Design RISC, start of the top module:
module RISC (destinoWrWB,escribir,PCsrc,result,PCoutMEM,NReset,clk,alu_outMEM,WriteDataInMEM,datoMemOut,InstruccionIn,PCinIF,MemWriteInMEM);
Size in the first run: ~230 I/O pins, ~72000 um2 of cells after synthesis.
export LEC_CHECK = 0
export ABC_AREA = 1
export CAP_MARGIN = 20
export CELL_PAD_IN_SITES_DETAIL_PLACEMENT = 0
export CORE_ASPECT_RATIO = 0.63
export CORE_MARGIN = 4
export CORE_UTILIZATION = 31
export CTS_CLUSTER_DIAMETER = 172
export GPL_ROUTABILITY_DRIVEN = 1
export GPL_TIMING_DRIVEN = 0
export MAX_ROUTING_LAYER = met5
export MIN_ROUTING_LAYER = met2
export SETUP_SLACK_MARGIN = -0.4
export SLEW_MARGIN = 25
create_clock -name core_clock -period 4.69 [get_ports {clk}]
run.sh (not shown) runs the stock make flow with config.mk's settings and CLKGATE_MAP_FILE=.
The first run failed in global routing (5_1_grt).
Edit:
- CELL_PAD_IN_SITES_DETAIL_PLACEMENT: 0 -> unset
- CORE_ASPECT_RATIO: 0.63 -> unset
- CORE_MARGIN: 4 -> 2
- CORE_UTILIZATION: 31 -> 62
- CTS_CLUSTER_DIAMETER: 172 -> unset
- GPL_ROUTABILITY_DRIVEN: 1 -> unset
- GPL_TIMING_DRIVEN: 0 -> unset
- MAX_ROUTING_LAYER: met5 -> unset
- MIN_ROUTING_LAYER: met2 -> unset
- SETUP_SLACK_MARGIN: -0.4 -> unset
- SLEW_MARGIN: 25 -> 20
- clock period: 4.69 -> 3.79 ns (I/O delays scaled with it)
What happened: The changed run reached the layout checks and failed them: negative setup slack; synthesized cell count stays the same; die size drops by well over a third; area after synthesis stays the same.
Edit:
- ABC_AREA: 1 -> unset
- CORE_UTILIZATION: 62 -> 40
- clock period: 3.79 -> 8.0 ns (I/O delays scaled with it)
Outcome: The changed run went through all stages and came out clean. Sequential power shrinks by 47%. Design area shrinks by about 9%. Non-clock buffer count shrinks by 292. Synthesized cell count shrinks by 29%. Wire length shrinks by 21%.
Edit:
- ABC_AREA: unset -> 1
- CAP_MARGIN: 20 -> 10
- CELL_PAD_IN_SITES_DETAIL_PLACEMENT: unset -> 2
- CELL_PAD_IN_SITES_GLOBAL_PLACEMENT: unset -> 2
- CORE_MARGIN: 2 -> 3
- CTS_CLUSTER_DIAMETER: unset -> 101
The new run ran to the end with no violations. Wire length grows by well over a third. Register-to-register slack gains 0.88 ns. Final cell count rose by a quarter to a third. Core utilization came out lower by 0.30 points. Synthesized cell count went up by well over a third. Final area climbs by a little under a tenth. Setup slack is better by 0.88 ns.
Edit:
- CAP_MARGIN: 10 -> 20
- CELL_PAD_IN_SITES_DETAIL_PLACEMENT: 2 -> unset
- CELL_PAD_IN_SITES_GLOBAL_PLACEMENT: 2 -> unset
- CORE_MARGIN: 3 -> 2
- CORE_UTILIZATION: 40 -> 71
- CTS_CLUSTER_DIAMETER: 101 -> unset
- clock period: 8.0 -> 4.94 ns (I/O delays scaled with it)
Die area fell by 44%; routed wire length went down by 21%; utilization climbs by 34 points; non-clock buffer count rises by 40; global-route usage rises by 16 points; worst setup slack is worse by 1.9 ns; hold slack gets worse by 0.18 ns.

* * *

Starting RTL as in the previous note.
// RISC
module RISC (destinoWrWB,escribir,PCsrc,result,PCoutMEM,NReset,clk,alu_outMEM,WriteDataInMEM,datoMemOut,InstruccionIn,PCinIF,MemWriteInMEM);
export LEC_CHECK = 0
export CAP_MARGIN = 20
export CORE_MARGIN = 2
export CORE_UTILIZATION = 72
export CTS_CLUSTER_SIZE = 44
export PLACE_DENSITY = 0.65
export SLEW_MARGIN = 20
create_clock -name core_clock -period 3.7 [get_ports {clk}]
The baseline completed and failed the layout checks on negative setup slack.
Rerun with:
Settings changed: CAP_MARGIN 20 to 15.
Clock period 3.7 ns to 4.66 ns, I/O delays scaled along.
After rerunning:
- The changed run ran to the end with violations: negative setup slack
- total power decreases by about 23%
- via count decreases by about 4%
- worst hold slack gets worse by 0.32 ns
- critical path depth decreases by 1
- routed wire length decreases by about 5.5%
- design area decreases by 3.4%
- first-iteration DRC count decreases by 8.2%
- setup slack gets better by 0.75 ns
Rerun with:
Settings changed: CAP_MARGIN 15 to 20, CORE_UTILIZATION 72 to 20, CTS_CLUSTER_SIZE 44 to default, PLACE_DENSITY 0.65 to default.
Clock period 4.66 ns to 6.66 ns, I/O delays scaled along.
Now the flow finished with timing, DRC and antenna clean.
Critical path depth goes down by 1.
Final area goes up by a few percent.
Synthesized cell count stays the same.
Wire length goes down by a few percent.
Core utilization goes down by 61 points.
Setup slack gets better by 1.3 ns.
Sequential cell count is unchanged.
Combinational power goes down by well over a third.
Final cell count goes up by well over a third.

* * *

v40:
RISC again, from the RTL that the note above started with.
## RISC
module RISC (destinoWrWB,escribir,PCsrc,result,PCoutMEM,NReset,clk,alu_outMEM,WriteDataInMEM,datoMemOut,InstruccionIn,PCinIF,MemWriteInMEM);
make LEC_CHECK=0 CAP_MARGIN=10 CORE_MARGIN=3 CORE_UTILIZATION=40 CTS_CLUSTER_DIAMETER=101 SLEW_MARGIN=20 finish   # period 8.0 ns
v40 went all the way through the flow, and no timing, DRC or antenna check failed.
Changes in v20 relative to v40:
Settings: CORE_UTILIZATION: 40 -> 52; CAP_MARGIN: 10 -> 20; CTS_CLUSTER_DIAMETER: 101 -> unset; CORE_MARGIN: 3 -> 2; the clock period (ns, I/O delays scaled along): 8.0 -> 3.79.
## What came out
- Diff v40 -> v20: clock skew now sits at about the same level, count of non-CTS buffers in the layout now sits higher, part of the cycle the worst path needs now sits higher, placed standard-cell area now sits higher, core area now sits lower.
- Finished, but not clean: v20, with negative setup slack.
Edits applied to the flow inputs when going from v20 to v36:
Settings: CORE_UTILIZATION changed from 52 to 40; the clock period (ns, I/O delays scaled along) changed from 3.79 to 6.66.
--- outcome ---
- v36 did not stop at any stage, and its layout met the timing, design-rule and antenna checks.
- Comparing v20 and v36, the lower wire length of the first global-routing pass is on v36.
- Comparing v36 against v20, there is no change at all in area of the synthesized netlist per yosys stat.
- Compared with v20, in v36 post-detailed-routing wire length shrank by about 3%; well-tap cell count grew by about 33%; number of standard cells in the layout, taps in and fillers out grew by 68; number of nets in the layout shrank by 466.
- Diff v20 -> v36: setup slack increased by 1.97 ns relative to the old numbers, sequential fraction of design power increased by 1.3 points relative to the old numbers.
Input-level comparison between v23 and v36:
Settings: HOLD_SLACK_MARGIN: unset -> -0.09; CORE_UTILIZATION: 40 -> 65; TNS_END_PERCENT: unset -> 5; the clock period (ns, I/O delays scaled along): 6.66 -> 8.0.
Results
- v36 has higher final routed wirelength across all metal layers than v23.
- In the tables for v36 and v23, total power reads lower with v23.
- Compared to v36, v23 has post-layout minimum cycle time 0.48 ns higher.
- Via count of the first global-routing pass: v23 vs v36 up 2,507
Power figures rest on the tool's default switching activity, not on a simulated workload.
